## job 753
// sdram_controller
module sdram_controller (
    wr_addr,
    wr_data,
    wr_enable,
    rd_addr,
    rd_data,
    rd_ready,
    rd_enable,
    busy, rst_n, clk,
    addr, bank_addr, data_in, data_out, data_oe, clock_enable, cs_n, ras_n, cas_n, we_n,
    data_mask_low, data_mask_high
);
export LEC_CHECK = 0
export ABC_AREA = 1
export CAP_MARGIN = 0
export CELL_PAD_IN_SITES_DETAIL_PLACEMENT = 0
export CORE_ASPECT_RATIO = 1.65
export CORE_MARGIN = 2
export CORE_UTILIZATION = 72
export CTS_CLUSTER_DIAMETER = 29
export CTS_CLUSTER_SIZE = 14
export GPL_ROUTABILITY_DRIVEN = 0
export GPL_TIMING_DRIVEN = 1
export HOLD_SLACK_MARGIN = 0.05
export MAX_ROUTING_LAYER = met5
export MIN_ROUTING_LAYER = met1
export PLACE_DENSITY_LB_ADDON = 0.16
export SETUP_SLACK_MARGIN = 0.42
export SLEW_MARGIN = 10
export TNS_END_PERCENT = 100
create_clock -name core_clock -period 1.42 [get_ports {clk}]
run.sh (not shown) runs the stock make flow with config.mk's settings and CLKGATE_MAP_FILE=.
As the logs show, job 753 stopped at global placement (3_3_place_gp) after a tool error, so it never reached the end of the flow.
Setup changes, job 753 to job 8979
- CTS_CLUSTER_SIZE: 14 -> 37
- SETUP_SLACK_MARGIN: 0.42 -> 0.01
- HOLD_SLACK_MARGIN: 0.05 -> 0.29
- GPL_ROUTABILITY_DRIVEN: 0 -> unset
- CTS_CLUSTER_DIAMETER: 29 -> unset
- CORE_ASPECT_RATIO: 1.65 -> 1.34
- SLEW_MARGIN: 10 -> 30
- ABC_AREA: 1 -> unset
- CORE_UTILIZATION: 72 -> 67
- CAP_MARGIN: 0 -> 20
- TNS_END_PERCENT: 100 -> 60
- PLACE_DENSITY_LB_ADDON: 0.16 -> unset
- the clock period (ns, I/O delays scaled along): 1.42 -> 2.8
[summary]
- Job 8979: aborted in global routing (5_1_grt) (tool error)
- Share of cell area taken by muxes after synthesis in job 8979 is 13 points higher than in job 753
- Compared with job 753, in job 8979 area share of xor/xnor cells in the synthesized design rose by 1.7 points; area after synthesis saw an increase; mean area per synthesized cell climbed 1.5 um2.
- Simple logic cell fraction of the synthesized area in job 8979 is 10 points lower than in job 753
- Diff job 753 -> job 8979 | yosys-reported design area after synthesis | up slightly
What job 4995 does differently from job 8979 at the input level:
- CTS_CLUSTER_SIZE no longer set, was 37
- CORE_ASPECT_RATIO now 1.65, was 1.34
- HOLD_SLACK_MARGIN now 0.05, was 0.29
--- outcome ---
Job 4995 ran in full, but the layout does not pass; the checks complain about setup timing. Area inside the core boundary: job 4995 > job 8979. Diff job 8979 -> job 4995: buffer count from post-CTS setup fixing now smaller, quantity of gates resized following cts decreased 5, synthesized chip area reported by yosys essentially unchanged. Between job 4995 and job 8979, initial standard-cell utilization of the core is lower for job 4995, job 8979 comes in above that. Between job 4995 and job 8979, the die footprint figures differ only marginally. Re y dimension of the die: job 8979 was lower than job 4995. Job 4995 vs. job 8979: worst setup timing slack at the placement stage shows an increase of 0.064 ns; xor/xnor share of the synthesized area shows no meaningful change; synthesized cell count shows no meaningful change.
Here is what was changed in the inputs of job 4274 compared with job 4995.
- setting CTS_CLUSTER_SIZE to 37 for the first time
- changing CORE_ASPECT_RATIO from 1.65 to 1.36
- changing CORE_UTILIZATION from 67 to 68
--- outcome ---
Changes observed in job 4274 relative to job 4995: die area shrank by about 1.6%, final estimated routing congestion in global placement went down 1.3%, post-synthesis share of cell area spent on full adders, half adders and majority gates closely matched the old numbers, floorplan die height now sits lower. Job 4274: it failed with a tool error in global routing (5_1_grt), so there are no final results.
Edits applied to the flow inputs when going from job 4274 to job 8585:
- SLEW_MARGIN now 10, was 30
- CORE_UTILIZATION now 72, was 68
- CTS_CLUSTER_DIAMETER now 90, previously not set
- SETUP_SLACK_MARGIN now 0.15, was 0.01
- CORE_ASPECT_RATIO now 1.65, was 1.36
- the clock period (ns, I/O delays scaled along) now 2.81, was 2.8
## What came out
Between job 4274 and job 8585, the die span in y is higher for job 8585.
Comparing job 4274 against job 8585, there is no change at all in mux cell area share after synthesis.
Number of standard cells after synthesis came out exactly the same in job 4274 and job 8585.
For the effective utilization at floorplan, job 8585 came in 5.3 points higher than job 4274 did.
Flow for job 8585 halted at global placement (3_3_place_gp), error code GPL-0301.
The flow ended early for job 4274: it failed with a tool error in global routing (5_1_grt).
The row count in job 4274 is 0.943 times that in job 8585.
Reported for job 4274 and job 8585, synthesized area turned out identical to the last digit.
Job 8585 ends up with a area of the die that is about 5% lower than in job 4274.
Inputs modified between job 8585 and job 1861:
- CTS_CLUSTER_SIZE now 29, was 37
- PLACE_DENSITY_LB_ADDON now 0.27, previously not set
- HOLD_SLACK_MARGIN no longer set, was 0.05
- SLEW_MARGIN now 20, was 10
- MAX_ROUTING_LAYER no longer set, was met5
- SETUP_SLACK_MARGIN no longer set, was 0.15
- MIN_ROUTING_LAYER no longer set, was met1
- CTS_CLUSTER_DIAMETER no longer set, was 90
- CELL_PAD_IN_SITES_DETAIL_PLACEMENT no longer set, was 0
- GPL_TIMING_DRIVEN no longer set, was 1
- CORE_ASPECT_RATIO no longer set, was 1.65
- TNS_END_PERCENT no longer set, was 60
- the clock period (ns, I/O delays scaled along) now 3.16, was 2.81
==> results <==
The post-synthesis sequential element count was comparable across job 1861 and job 8585. Status: job 1861 FAILED at global placement (3_3_place_gp) (tool error). Number of cell rows is higher on job 8585. Total die size delta (job 1861 -> job 8585): insignificant.


run A:
The RTL this note starts from:
==> flow/design.v <==
module sdram_controller (
    wr_addr,
    wr_data,
    wr_enable,
    rd_addr,
    rd_data,
    rd_ready,
    rd_enable,
    busy, rst_n, clk,
    addr, bank_addr, data_in, data_out, data_oe, clock_enable, cs_n, ras_n, cas_n, we_n,
    data_mask_low, data_mask_high
);
parameter ROW_WIDTH = 13;
parameter COL_WIDTH = 9;
parameter BANK_WIDTH = 2;
parameter SDRADDR_WIDTH = ROW_WIDTH > COL_WIDTH ? ROW_WIDTH : COL_WIDTH;
parameter HADDR_WIDTH = BANK_WIDTH + ROW_WIDTH + COL_WIDTH;
parameter CLK_FREQUENCY = 133;   
parameter REFRESH_TIME =  32;    
parameter REFRESH_COUNT = 8192;  
localparam CYCLES_BETWEEN_REFRESH = ( CLK_FREQUENCY
                                      * 1_000
                                      * REFRESH_TIME
                                    ) / REFRESH_COUNT;
localparam IDLE      = 5'b00000;
localparam INIT_NOP1 = 5'b01000,
           INIT_PRE1 = 5'b01001,
           INIT_NOP1_1=5'b00101,
           INIT_REF1 = 5'b01010,
           INIT_NOP2 = 5'b01011,
           INIT_REF2 = 5'b01100,
           INIT_NOP3 = 5'b01101,
           INIT_LOAD = 5'b01110,
           INIT_NOP4 = 5'b01111;
localparam REF_PRE  =  5'b00001,
           REF_NOP1 =  5'b00010,
           REF_REF  =  5'b00011,
           REF_NOP2 =  5'b00100;
localparam READ_ACT  = 5'b10000,
           READ_NOP1 = 5'b10001,
           READ_CAS  = 5'b10010,
           READ_NOP2 = 5'b10011,
           READ_READ = 5'b10100;
localparam WRIT_ACT  = 5'b11000,
           WRIT_NOP1 = 5'b11001,
           WRIT_CAS  = 5'b11010,
           WRIT_NOP2 = 5'b11011;
localparam CMD_PALL = 8'b10010001,
           CMD_REF  = 8'b10001000,
           CMD_NOP  = 8'b10111000,
           CMD_MRS  = 8'b10000000,
           CMD_BACT = 8'b10011000,
           CMD_READ = 8'b10101001,
           CMD_WRIT = 8'b10100001;
input  [HADDR_WIDTH-1:0]   wr_addr;
input  [15:0]              wr_data;
input                      wr_enable;
input  [HADDR_WIDTH-1:0]   rd_addr;
output [15:0]              rd_data;
input                      rd_enable;
output                     rd_ready;
output                     busy;
input                      rst_n;
input                      clk;
output [SDRADDR_WIDTH-1:0] addr;
output [BANK_WIDTH-1:0]    bank_addr;
input  [15:0]              data_in;
output [15:0]              data_out;
output                     data_oe;
output                     clock_enable;
output                     cs_n;
output                     ras_n;
output                     cas_n;
output                     we_n;
output                     data_mask_low;
output                     data_mask_high;
reg  [HADDR_WIDTH-1:0]   haddr_r;
reg  [15:0]              wr_data_r;
reg  [15:0]              rd_data_r;
reg                      busy;
reg                      data_mask_low_r;
reg                      data_mask_high_r;
reg [SDRADDR_WIDTH-1:0]  addr_r;
reg [BANK_WIDTH-1:0]     bank_addr_r;
reg                      rd_ready_r;
wire                     data_mask_low, data_mask_high;
assign data_mask_high = data_mask_high_r;
assign data_mask_low  = data_mask_low_r;
assign rd_data        = rd_data_r;
reg [3:0] state_cnt;
reg [9:0] refresh_cnt;
reg [7:0] command;
reg [4:0] state;
reg [7:0] command_nxt;
reg [3:0] state_cnt_nxt;
reg [4:0] next;
assign {clock_enable, cs_n, ras_n, cas_n, we_n} = command[7:3];
assign bank_addr      = (state[4]) ? bank_addr_r : command[2:1];
assign addr           = (state[4] | state == INIT_LOAD) ? addr_r : { {SDRADDR_WIDTH-11{1'b0}}, command[0], 10'd0 };
assign data_out = wr_data_r;
assign data_oe  = (state == WRIT_CAS);
assign rd_ready = rd_ready_r;
always @ (posedge clk)
  if (~rst_n)
    begin
    state <= INIT_NOP1;
    command <= CMD_NOP;
    state_cnt <= 4'hf;
    haddr_r <= {HADDR_WIDTH{1'b0}};
    wr_data_r <= 16'b0;
    rd_data_r <= 16'b0;
    busy <= 1'b0;
    end
  else
    begin
    state <= next;
    command <= command_nxt;
    if (!state_cnt)
      state_cnt <= state_cnt_nxt;
    else
      state_cnt <= state_cnt - 1'b1;
    if (wr_enable)
      wr_data_r <= wr_data;
    if (state == READ_READ)
      begin
      rd_data_r <= data_in;
      rd_ready_r <= 1'b1;
      end
    else
      rd_ready_r <= 1'b0;
    busy <= state[4];
    if (rd_enable)
      haddr_r <= rd_addr;
    else if (wr_enable)
      haddr_r <= wr_addr;
    end
always @ (posedge clk)
 if (~rst_n)
   refresh_cnt <= 10'b0;
 else
   if (state == REF_NOP2)
     refresh_cnt <= 10'b0;
   else
     refresh_cnt <= refresh_cnt + 1'b1;
always @*
begin
    if (state[4])
      {data_mask_low_r, data_mask_high_r} = 2'b00;
    else
      {data_mask_low_r, data_mask_high_r} = 2'b11;
   bank_addr_r = 2'b00;
   addr_r = {SDRADDR_WIDTH{1'b0}};
   if (state == READ_ACT | state == WRIT_ACT)
     begin
     bank_addr_r = haddr_r[HADDR_WIDTH-1:HADDR_WIDTH-(BANK_WIDTH)];
     addr_r = haddr_r[HADDR_WIDTH-(BANK_WIDTH+1):HADDR_WIDTH-(BANK_WIDTH+ROW_WIDTH)];
     end
   else if (state == READ_CAS | state == WRIT_CAS)
     begin
     bank_addr_r = haddr_r[HADDR_WIDTH-1:HADDR_WIDTH-(BANK_WIDTH)];
     addr_r = {
               {SDRADDR_WIDTH-(11){1'b0}},
               1'b1,                        
               {10-COL_WIDTH{1'b0}},
               haddr_r[COL_WIDTH-1:0]
              };
     end
   else if (state == INIT_LOAD)
     begin
     addr_r = {{SDRADDR_WIDTH-10{1'b0}}, 10'b1000110000};
     end
end
always @*
begin
   state_cnt_nxt = 4'd0;
   command_nxt = CMD_NOP;
   if (state == IDLE)
        if (refresh_cnt >= CYCLES_BETWEEN_REFRESH)
          begin
          next = REF_PRE;
          command_nxt = CMD_PALL;
          end
        else if (rd_enable)
          begin
          next = READ_ACT;
          command_nxt = CMD_BACT;
          end
        else if (wr_enable)
          begin
          next = WRIT_ACT;
          command_nxt = CMD_BACT;
          end
        else
          begin
          next = IDLE;
          end
    else
      if (!state_cnt)
        case (state)
          INIT_NOP1:
            begin
            next = INIT_PRE1;
            command_nxt = CMD_PALL;
            end
          INIT_PRE1:
            begin
            next = INIT_NOP1_1;
            end
          INIT_NOP1_1:
            begin
            next = INIT_REF1;
            command_nxt = CMD_REF;
            end
          INIT_REF1:
            begin
            next = INIT_NOP2;
            state_cnt_nxt = 4'd7;
            end
          INIT_NOP2:
            begin
            next = INIT_REF2;
            command_nxt = CMD_REF;
            end
          INIT_REF2:
            begin
            next = INIT_NOP3;
            state_cnt_nxt = 4'd7;
            end
          INIT_NOP3:
            begin
            next = INIT_LOAD;
            command_nxt = CMD_MRS;
            end
          INIT_LOAD:
            begin
            next = INIT_NOP4;
            state_cnt_nxt = 4'd1;
            end
          REF_PRE:
            begin
            next = REF_NOP1;
            end
          REF_NOP1:
            begin
            next = REF_REF;
            command_nxt = CMD_REF;
            end
          REF_REF:
            begin
            next = REF_NOP2;
            state_cnt_nxt = 4'd7;
            end
          WRIT_ACT:
            begin
            next = WRIT_NOP1;
            state_cnt_nxt = 4'd1;
            end
          WRIT_NOP1:
            begin
            next = WRIT_CAS;
            command_nxt = CMD_WRIT;
            end
          WRIT_CAS:
            begin
            next = WRIT_NOP2;
            state_cnt_nxt = 4'd1;
            end
          READ_ACT:
            begin
            next = READ_NOP1;
            state_cnt_nxt = 4'd1;
            end
          READ_NOP1:
            begin
            next = READ_CAS;
            command_nxt = CMD_READ;
            end
          READ_CAS:
            begin
            next = READ_NOP2;
            state_cnt_nxt = 4'd1;
            end
          READ_NOP2:
            begin
            next = READ_READ;
            end
          default:
            begin
            next = IDLE;
            end
          endcase
      else
        begin
        next = state;
        command_nxt = command;
        end
end
endmodule
clock: 2.37 ns
lec_check: 0
cap_margin: 0
core_margin: 2
core_utilization: 64
cts_cluster_diameter: 81
cts_cluster_size: 29
place_density: 0.92
slew_margin: 20
Run A did not finish; a tool error ended it in clock tree synthesis (4_1_cts).
Input-level comparison between run B and run A:
Settings: removing CTS_CLUSTER_DIAMETER (formerly 81); setting CORE_ASPECT_RATIO to 1.99 for the first time; removing CTS_CLUSTER_SIZE (formerly 29); changing CORE_UTILIZATION from 64 to 67; changing CAP_MARGIN from 0 to 20; changing PLACE_DENSITY from 0.92 to 0.6; changing the clock period (ns, I/O delays scaled along) from 2.37 to 7.5.
## What came out
The final layout from run B, which completed every stage, passed the timing, design-rule and antenna checks at the end of the flow.
On setup slack at placement, run A loses to run B.
Re die width: run A was higher than run B.
Re placed instance count: run A and run B aren't equal, and the higher value belongs to run A.
diff inputs: run B => run C
Settings: CORE_UTILIZATION changed from 67 to 40; GPL_ROUTABILITY_DRIVEN newly set to 0; CORE_ASPECT_RATIO removed (was 1.99); PLACE_DENSITY changed from 0.6 to 0.56; MAX_ROUTING_LAYER newly set to met4.
[summary]
- ~same later-pin clock latency in the skew report in run C and run B
- Of the two values seen for critical path launch point, rst_n was produced by run B and state[4] by run C.
- Taking run B over run C, the length of routed met3 wiring ratio works out to 2.6.
- Against run B, run C reports a clock tree buffer count of the final layout that is lower.
- NOTE die area run B->run C increased by more than half
- Measured against run C, the total number of tap cells of run B comes out at 0.62 times the reference value.
- Against run B as the reference, run C delivers a higher final non-filler cell area.
- The higher worst endpoint data arrival time of run C and run B is in run B.
- Net switching component of the power was lower in run C than in run B.
- Relative to run B, the initial cell density of the core of run C is lower by 29 points.
- Comparing run C with run B, the data-path buffer share of cell area in the final layout came out essentially unchanged.
- Higher power density relative to cell area goes to run B over run C.
[inputs] run D vs run C
Settings: CORE_UTILIZATION changed from 40 to 57; GPL_ROUTABILITY_DRIVEN removed (was 0); MAX_ROUTING_LAYER removed (was met4); PLACE_DENSITY changed from 0.56 to 0.6; CTS_CLUSTER_SIZE newly set to 99; the clock period (ns, I/O delays scaled along) changed from 7.5 to 3.03.
--- outcome ---
- Compared with run C, run D is hungrier on power.
- Run D vs run C — routed wire length rose about 1%.
- Looking at per-cell via count in the routed design, run D sits about 10% above run C.
- Compared with run C, in run D global-route usage climbed 7.9 points; post-layout instance area neither gained nor lost much; total area of multi-input combinational cells held steady; worst clock skew held.
- Taking run C over run D, the met3 wire length ratio works out to 0.819.
- Re aggregate global routing overflow: no difference whatsoever between run D and run C.
- Re part of the power in combinational logic: run C was lower than run D.
- Proportion of total power due to net switching in run D is 1.8 points above run C.
### run D -> run E
Settings: CTS_CLUSTER_SIZE no longer set, was 99; SETUP_SLACK_MARGIN now 0.25, previously not set; CORE_UTILIZATION now 40, was 57; the clock period (ns, I/O delays scaled along) now 4.09, was 3.03.
--- outcome ---
Looking at the reports, run E completed the entire flow and the layout it produced met the timing, design-rule and antenna checks. Non-clock buffer total of the final layout, run E vs run D: down by a few percent. Cmp run E vs run D: clock buffer count higher in run E. Summary: detailed router's first-iteration violation count, run E better than run D.
Here is what was changed in the inputs of run F compared with run E.
Settings: SETUP_SLACK_MARGIN: 0.25 -> unset; the clock period (ns, I/O delays scaled along): 4.09 -> 7.5.
Findings:
- On number of antenna violations at the first check in global routing, run F and run E are basically level.
- Run F ended up with a higher sequential cell area share than run E did.
- [run F] setup slack rose 2640 ps relative to run E
Power figures rest on the tool's default switching activity, not on a simulated workload.
